Setup of run A:
// std_fp_smult_pipe
module std_fp_smult_pipe #(
    parameter WIDTH = 32,
    parameter INT_WIDTH = 16,
    parameter FRAC_WIDTH = 16
) (
    input  [WIDTH-1:0]              left,
    input  [WIDTH-1:0]              right,
    input  logic                    reset,
    input  logic                    go,
    input  logic                    clk,
    output logic [WIDTH-1:0]        out,
    output logic                    done
);
For scale: about 4400 cells after synthesis, roughly 99 flip-flops, ~100 I/O pins, about 0.034 sq mm of cells after synthesis.
export LEC_CHECK = 0
export ABC_AREA = 1
export CAP_MARGIN = 30
export CELL_PAD_IN_SITES_DETAIL_PLACEMENT = 1
export CELL_PAD_IN_SITES_GLOBAL_PLACEMENT = 2
export CORE_MARGIN = 5
export CORE_UTILIZATION = 40
export MAX_ROUTING_LAYER = met4
export MIN_ROUTING_LAYER = met2
export PLACE_DENSITY_LB_ADDON = 0.11
export SETUP_SLACK_MARGIN = 2.2
export SLEW_MARGIN = 15
export TNS_END_PERCENT = 60
create_clock -name core_clock -period 7.59 [get_ports {clk}]
run.sh (not shown) runs the stock make flow with config.mk's settings and CLKGATE_MAP_FILE=.
In summary, run A completed successfully, with a layout that passed the timing, DRC and antenna checks.
--- input diff run A..run B ---
Settings: MIN_ROUTING_LAYER: met2 -> unset; CTS_CLUSTER_SIZE: unset -> 46; CTS_CLUSTER_DIAMETER: unset -> 332; PLACE_DENSITY_LB_ADDON: 0.11 -> unset; TNS_END_PERCENT: 60 -> unset; CELL_PAD_IN_SITES_DETAIL_PLACEMENT: 1 -> unset; CORE_MARGIN: 5 -> 2; CAP_MARGIN: 30 -> 0; SLEW_MARGIN: 15 -> 0; CELL_PAD_IN_SITES_GLOBAL_PLACEMENT: 2 -> unset; MAX_ROUTING_LAYER: met4 -> unset; HOLD_SLACK_MARGIN: unset -> -0.07; SETUP_SLACK_MARGIN: 2.2 -> unset; the clock period (ns, I/O delays scaled along): 7.59 -> 7.5.
Findings:
- Changes observed in run B relative to run A: power lost 25%; sequential cell area lower; final-layout clock-cell area share was more or less identical.
> inputs changed (run B -> run C)
Settings: CORE_UTILIZATION changed from 40 to 26; MAX_ROUTING_LAYER newly set to met4; CELL_PAD_IN_SITES_GLOBAL_PLACEMENT newly set to 3; ABC_AREA changed from 1 to 0; CTS_CLUSTER_DIAMETER removed (was 332); CELL_PAD_IN_SITES_DETAIL_PLACEMENT newly set to 2; SLEW_MARGIN changed from 0 to 20; HOLD_SLACK_MARGIN removed (was -0.07); CTS_CLUSTER_SIZE changed from 46 to 53; CAP_MARGIN changed from 0 to 20.
--- outcome ---
Per the comparison of run C with run B, clock network latency to the later pin of the worst-skew pair moved up, clock skew rose by 10 ps, signed area change from the synthesized netlist to the final layout now larger, clock power picked up an extra 4.7%, register share of the cell area has increased.
Where peak supply drop is concerned, run B is better than run C.
On total non-filler cell area in the finished layout, run C does worse than run B.
Sort run B and run C by area of the multi-input gates asc -> top: run B
Edits applied to the flow inputs when going from run C to run D:
Settings: an added TNS_END_PERCENT of 25; an added GPL_TIMING_DRIVEN of 0; a change of CORE_MARGIN from 2 to 9; a change of CELL_PAD_IN_SITES_GLOBAL_PLACEMENT from 3 to 0.
## What came out
[compare] base=run C new=run D: clock network latency to the later pin of the worst-skew pair has remained practically unchanged; routed wire length increased about 44%.
Run D vs run C: worst-case vdd ir drop down
On layout overhead on the synthesized area, run D and run C are neck and neck.
In run D the implementation ran to completion but is not tape-out ready, as the final checks report negative setup slack.
Run D vs. run C: met2 routing resource usage after global routing up 4.3 points; achievable clock frequency down 9.9 MHz; leakage power summed over all cells down 0.18 nW; portion of total power attributed to the clock network down 1.7 points.

* * *

## run 1
The RTL this note starts from:
==> flow/design.v <==
module std_fp_mult_pipe #(
    parameter WIDTH = 32,
    parameter INT_WIDTH = 16,
    parameter FRAC_WIDTH = 16,
    parameter SIGNED = 0
) (
    input  logic [WIDTH-1:0] left,
    input  logic [WIDTH-1:0] right,
    input  logic             go,
    input  logic             clk,
    input  logic             reset,
    output logic [WIDTH-1:0] out,
    output logic             done
);
  logic [WIDTH-1:0]          rtmp;
  logic [WIDTH-1:0]          ltmp;
  logic [(WIDTH << 1) - 1:0] out_tmp;
  logic done_buf[2:0];
  assign done = done_buf[2];
  assign out = out_tmp[(WIDTH << 1) - INT_WIDTH - 1 : WIDTH - INT_WIDTH];
  logic start;
  assign start = go & done_buf[0] == 0 & done_buf[1] == 0;
  always_ff @(posedge clk) begin
    if (start)
      done_buf[0] <= 1;
    else
      done_buf[0] <= 0;
  end
  always_ff @(posedge clk) begin
    if (go) begin
      done_buf[2] <= done_buf[1];
      done_buf[1] <= done_buf[0];
    end else begin
      done_buf[2] <= 0;
      done_buf[1] <= 0;
    end
  end
  always_ff @(posedge clk) begin
    if (reset) begin
      rtmp <= 0;
      ltmp <= 0;
      out_tmp <= 0;
    end else if (go) begin
      if (SIGNED) begin
        rtmp <= $signed(right);
        ltmp <= $signed(left);
        out_tmp <= $signed(
          { {WIDTH{ltmp[WIDTH-1]}}, ltmp} *
          { {WIDTH{rtmp[WIDTH-1]}}, rtmp}
        );
      end else begin
        rtmp <= right;
        ltmp <= left;
        out_tmp <= ltmp * rtmp;
      end
    end else begin
      rtmp <= 0;
      ltmp <= 0;
      out_tmp <= out_tmp;
    end
  end
endmodule
module std_fp_smult_pipe #(
    parameter WIDTH = 32,
    parameter INT_WIDTH = 16,
    parameter FRAC_WIDTH = 16
) (
    input  [WIDTH-1:0]              left,
    input  [WIDTH-1:0]              right,
    input  logic                    reset,
    input  logic                    go,
    input  logic                    clk,
    output logic [WIDTH-1:0]        out,
    output logic                    done
);
  std_fp_mult_pipe #(
    .WIDTH(WIDTH),
    .INT_WIDTH(INT_WIDTH),
    .FRAC_WIDTH(FRAC_WIDTH),
    .SIGNED(1)
  ) comp (
    .clk(clk),
    .done(done),
    .reset(reset),
    .go(go),
    .left(left),
    .right(right),
    .out(out)
  );
endmodule
Settings: LEC_CHECK=0, CAP_MARGIN=0, CORE_MARGIN=2, CORE_UTILIZATION=72, CTS_CLUSTER_DIAMETER=30, CTS_CLUSTER_SIZE=56, PLACE_DENSITY_LB_ADDON=0.2, SETUP_SLACK_MARGIN=2.25, SLEW_MARGIN=20; clock period 7.72 ns.
In summary, run 1 completed successfully, with a layout that passed the timing, DRC and antenna checks.
Input-level comparison between run 2 and run 1:
# run 1
export LEC_CHECK = 0
export CAP_MARGIN = 0
export CORE_MARGIN = 2
export CORE_UTILIZATION = 72
export CTS_CLUSTER_DIAMETER = 30
export CTS_CLUSTER_SIZE = 56
export PLACE_DENSITY_LB_ADDON = 0.2
export SETUP_SLACK_MARGIN = 2.25
export SLEW_MARGIN = 20
create_clock -name core_clock -period 7.72 [get_ports {clk}]
# run 2
export LEC_CHECK = 0
export CAP_MARGIN = 0
export CORE_MARGIN = 2
export CORE_UTILIZATION = 72
export PLACE_DENSITY = 0.67
export SETUP_SLACK_MARGIN = 0.9
export SLEW_MARGIN = 20
create_clock -name core_clock -period 7.5 [get_ports {clk}]
[summary]
Going from run 1 to run 2, clock-buffer cell count shrinks by 1.
Of run 2 and run 1, it is run 2 that has the lower delay of the slowest critical-path stage.
Taking run 1 as the reference, in run 2 wire length after detailed routing lost about 5%, post-route worst setup slack lost 0.14 ns.
Edits applied to the flow inputs when going from run 2 to run 3:
# run 2
export LEC_CHECK = 0
export CAP_MARGIN = 0
export CORE_MARGIN = 2
export CORE_UTILIZATION = 72
export PLACE_DENSITY = 0.67
export SETUP_SLACK_MARGIN = 0.9
export SLEW_MARGIN = 20
create_clock -name core_clock -period 7.5 [get_ports {clk}]
# run 3
export LEC_CHECK = 0
export CAP_MARGIN = 20
export CORE_MARGIN = 2
export CORE_UTILIZATION = 70
export CTS_CLUSTER_DIAMETER = 162
export CTS_CLUSTER_SIZE = 100
export SLEW_MARGIN = 20
create_clock -name core_clock -period 7.5 [get_ports {clk}]
Results
Run 3 against run 2; die extent in x is up slightly. Run 3 ran to completion and came out clean on the timing, DRC and antenna checks. The highest signal layer in the routed design comes out met5 in one run and met4 in the other, namely in run 2 and run 3 respectively. Summary of run 3 over run 2: HPWL reported at the end of detailed placement now sits higher; final worst-path cycle share -0.81 points; cell leakage power fell by about 4%; combinational share of power moved down; met1 wire length fell by 1300 um. The higher average wire per standard cell came out of run 2. Number of tap cells added at floorplan: run 3 and run 2 compared, higher one is run 3. Looking at non-clock buffer count, run 3 sits below run 2. Compared with run 2, run 3 shows relative area change from synthesis to final layout lower by 7.7 points.

* * *

Setup of build 77:
RTL: the design.v shown in full above, as it stands there.
clock: 7.5 ns
lec_check: 0
abc_area: 1
cap_margin: 0
cell_pad_in_sites_global_placement: 1
core_margin: 2
core_utilization: 40
cts_cluster_diameter: 332
cts_cluster_size: 66
hold_slack_margin: -0.07
place_density: 0.89
slew_margin: 0
Input-level comparison between build 37 and build 77:
# build 77
export LEC_CHECK = 0
export ABC_AREA = 1
export CAP_MARGIN = 0
export CELL_PAD_IN_SITES_GLOBAL_PLACEMENT = 1
export CORE_MARGIN = 2
export CORE_UTILIZATION = 40
export CTS_CLUSTER_DIAMETER = 332
export CTS_CLUSTER_SIZE = 66
export HOLD_SLACK_MARGIN = -0.07
export PLACE_DENSITY = 0.89
export SLEW_MARGIN = 0
create_clock -name core_clock -period 7.5 [get_ports {clk}]
# build 37
export LEC_CHECK = 0
export CAP_MARGIN = 20
export CELL_PAD_IN_SITES_DETAIL_PLACEMENT = 1
export CORE_MARGIN = 2
export CORE_UTILIZATION = 40
export CTS_CLUSTER_SIZE = 53
export SLEW_MARGIN = 20
create_clock -name core_clock -period 7.5 [get_ports {clk}]
==> results <==
The die of build 37 is smaller than the one used in build 77. In the flow results for build 37 and build 77, the count of clock-buffer cells in the layout is smaller on build 77. Final cell count was lower in build 37 than in build 77. Build 37 vs. build 77: combinational share of power grew by 0.5 points; standard cell core area down about 5.6%; worst setup slack after layout shrank by 0.18 ns.
Inputs modified between build 37 and build 5:
# build 37
export LEC_CHECK = 0
export CAP_MARGIN = 20
export CELL_PAD_IN_SITES_DETAIL_PLACEMENT = 1
export CORE_MARGIN = 2
export CORE_UTILIZATION = 40
export CTS_CLUSTER_SIZE = 53
export SLEW_MARGIN = 20
create_clock -name core_clock -period 7.5 [get_ports {clk}]
# build 5
export LEC_CHECK = 0
export CAP_MARGIN = 20
export CORE_MARGIN = 2
export CORE_UTILIZATION = 40
export SLEW_MARGIN = 20
create_clock -name core_clock -period 7.5 [get_ports {clk}]
## What came out
Build 5 finished all stages; the layout is clean. For worst slack on hold paths, build 37 and build 5 come out practically identical. Build 5 vs. build 37: critical path depth about even, wire length went down, fmax increased by 1.1 MHz relative to the old numbers. Taking build 37 as the reference point, the met2 usage of build 5 falls by 5.8 points.
What build 61 does differently from build 5 at the input level:
# build 5
export LEC_CHECK = 0
export CAP_MARGIN = 20
export CORE_MARGIN = 2
export CORE_UTILIZATION = 40
export SLEW_MARGIN = 20
create_clock -name core_clock -period 7.5 [get_ports {clk}]
# build 61
export LEC_CHECK = 0
export CAP_MARGIN = 20
export CORE_MARGIN = 2
export CORE_UTILIZATION = 40
export SLEW_MARGIN = 20
create_clock -name core_clock -period 7.37 [get_ports {clk}]
--- outcome ---
- Both conditions hold for build 61: the flow ran to the end and the final layout passed the timing, DRC and antenna checks.
- Between build 61 and build 5, the setup TNS after final layout figures differ only marginally.
- Sort build 61 and build 5 by power density of the placed cells desc -> top: build 61
- As far as area fraction of clock buffers and clock inverters is concerned, build 61 and build 5 perform about the same.
- In build 61 relative to build 5, final design instance area without fill had gone up slightly.
- Build 61 vs build 5 — cell count rose 45.
- Looking at buffering overhead across build 61 and build 5, the one that comes out lower is build 5.
- Worst reg2reg path depth shrinks by a few percent when moving from build 5 to build 61.
- In the metrics for build 61 and build 5, the one carrying the higher number of vias per cell after detailed routing is build 61.
- In the tables for build 61 and build 5, area taken by flip-flops and latches reads lower with build 5.
- Count of cell instances traversed by the critical path: higher on build 5

* * *

zinc:
RTL: the design.v shown in full above, as it stands there.
clock: 7.96 ns
lec_check: 0
abc_area: 1
cap_margin: 20
cell_pad_in_sites_detail_placement: 1
core_aspect_ratio: 0.67
core_margin: 2
core_utilization: 53
cts_cluster_diameter: 207
gpl_routability_driven: 0
gpl_timing_driven: 0
hold_slack_margin: -0.02
min_routing_layer: met2
place_density: 0.87
slew_margin: 10
zinc never completed; the flow aborted with a tool error in 5_1_grt.
Input changes introduced in indigo (baseline for comparison: zinc):
==> flow/config.mk <==
export PLATFORM = sky130hd
export DESIGN_NAME = std_fp_smult_pipe
export DESIGN_NICKNAME = std_fp_smult_pipe
export VERILOG_FILES = /design/flow/design.v
export SDC_FILE = /design/flow/constraint.sdc
export NUM_CORES = 4
export LEC_CHECK = 0
export CAP_MARGIN = 0
export CELL_PAD_IN_SITES_DETAIL_PLACEMENT = 0
export CORE_MARGIN = 2
export CORE_UTILIZATION = 72
export CTS_CLUSTER_DIAMETER = 100
export CTS_CLUSTER_SIZE = 38
export GPL_ROUTABILITY_DRIVEN = 0
export PLACE_DENSITY = 0.63
export SETUP_SLACK_MARGIN = 1.03
export SLEW_MARGIN = 15
==> comparison <==
Looking at the reports, indigo completed the entire flow and the layout it produced met the timing, DRC and antenna checks. Share of the yosys chip area belonging to registers came out higher on indigo than on zinc. Side by side, instance area at placement turned out lower in indigo than in zinc. indigo gives more quantity of I/O buffers inserted on ports than zinc did. What indigo reported for synthesized cell count has to be multiplied by 1.3 to get the figure for zinc. zinc → indigo: core footprint shrank by about 30%, mean instance size in the synthesized netlist grew by 22%, x dimension of the die shrank by about 30%. In indigo, synthesis area per yosys is lower than in zinc. For the simple-gate portion of the synthesized area, indigo came in 0.86 points higher than zinc did.
Inputs modified between indigo and maple:
==> flow/config.mk <==
export PLATFORM = sky130hd
export DESIGN_NAME = std_fp_smult_pipe
export DESIGN_NICKNAME = std_fp_smult_pipe
export VERILOG_FILES = /design/flow/design.v
export SDC_FILE = /design/flow/constraint.sdc
export NUM_CORES = 4
export LEC_CHECK = 0
export CAP_MARGIN = 20
export CORE_MARGIN = 2
export CORE_UTILIZATION = 72
export PLACE_DENSITY_LB_ADDON = 0.19
export SLEW_MARGIN = 20
==> flow/constraint.sdc <==
create_clock -name core_clock -period 7.02 [get_ports {clk}]
set_input_delay 1.4040 -clock core_clock [delete_from_list [all_inputs] [get_ports {clk}]]
set_output_delay 1.4040 -clock core_clock [all_outputs]
set_load 0.01 [all_outputs]
--- outcome ---
Final checks on maple, whose flow otherwise completed, came back failing, citing setup timing. First-iteration DRC count delta for maple relative to indigo: 0.46% higher. Re die size: no difference whatsoever between maple and indigo. Summary of the comparison: via count is higher in maple, relative to indigo.
Input changes introduced in willow (baseline for comparison: maple):
--- a/flow/config.mk
+++ b/flow/config.mk
@@ -9,4 +9,5 @@
 export CORE_MARGIN = 2
 export CORE_UTILIZATION = 72
-export PLACE_DENSITY_LB_ADDON = 0.19
+export CTS_CLUSTER_DIAMETER = 142
+export PLACE_DENSITY = 0.36
 export SLEW_MARGIN = 20
Results
Looking only at core utilization, and setting everything else aside, the higher value of maple and willow goes to willow. | iteration count of the initial detailed-routing pass | willow vs maple | 2 lower |. willow ended up with a lower global-route usage than maple did. Completing all stages was not enough for willow: its layout failed the final checks because of setup timing.

* * *

// std_fp_smult_pipe: RTL as listed in full above, without the edits since
make LEC_CHECK=0 ABC_AREA=1 CAP_MARGIN=0 CORE_MARGIN=2 CORE_UTILIZATION=57 CTS_CLUSTER_DIAMETER=332 CTS_CLUSTER_SIZE=87 HOLD_SLACK_MARGIN=-0.07 PLACE_DENSITY=0.37 SLEW_MARGIN=0 finish   # period 7.5 ns
Then changed:
Settings changed: CORE_UTILIZATION 57 to 30, CTS_CLUSTER_SIZE 87 to 62, PLACE_DENSITY 0.37 to 0.88.
After rerunning:
- total power shrinks by 1.7%
- die area grows by about 90%
- utilization shrinks by 29 points
- clock power shrinks by about 2%
Then changed:
Settings changed: CAP_MARGIN 0 to 20, CORE_UTILIZATION 30 to 40, CTS_CLUSTER_DIAMETER 332 to 142, HOLD_SLACK_MARGIN -0.07 to unset, PLACE_DENSITY 0.88 to unset, SLEW_MARGIN 0 to 20, TNS_END_PERCENT set to 95.
What happened: Power is lower by 1.1%; wire length falls by 1.0%; worst hold slack improves by 5.8 ps; final cell count is lower by 6.7%; design area is lower by 0.82%; sequential share of layout area is about the same; area after synthesis stays the same; clock skew drops by 5.6 ps; core utilization rises by 11 points; clock power hardly moves.
Then changed:
Settings changed: CAP_MARGIN 20 to 0, CORE_UTILIZATION 40 to 68, CTS_CLUSTER_DIAMETER 142 to 332, CTS_CLUSTER_SIZE 62 to 100, HOLD_SLACK_MARGIN set to -0.07, SLEW_MARGIN 20 to 0, TNS_END_PERCENT 95 to 5.
Effect:
- power rises by 2.3%
- critical path depth rises by 1
- utilization rises by 30 points
Power is estimated from default activity; no workload was simulated.
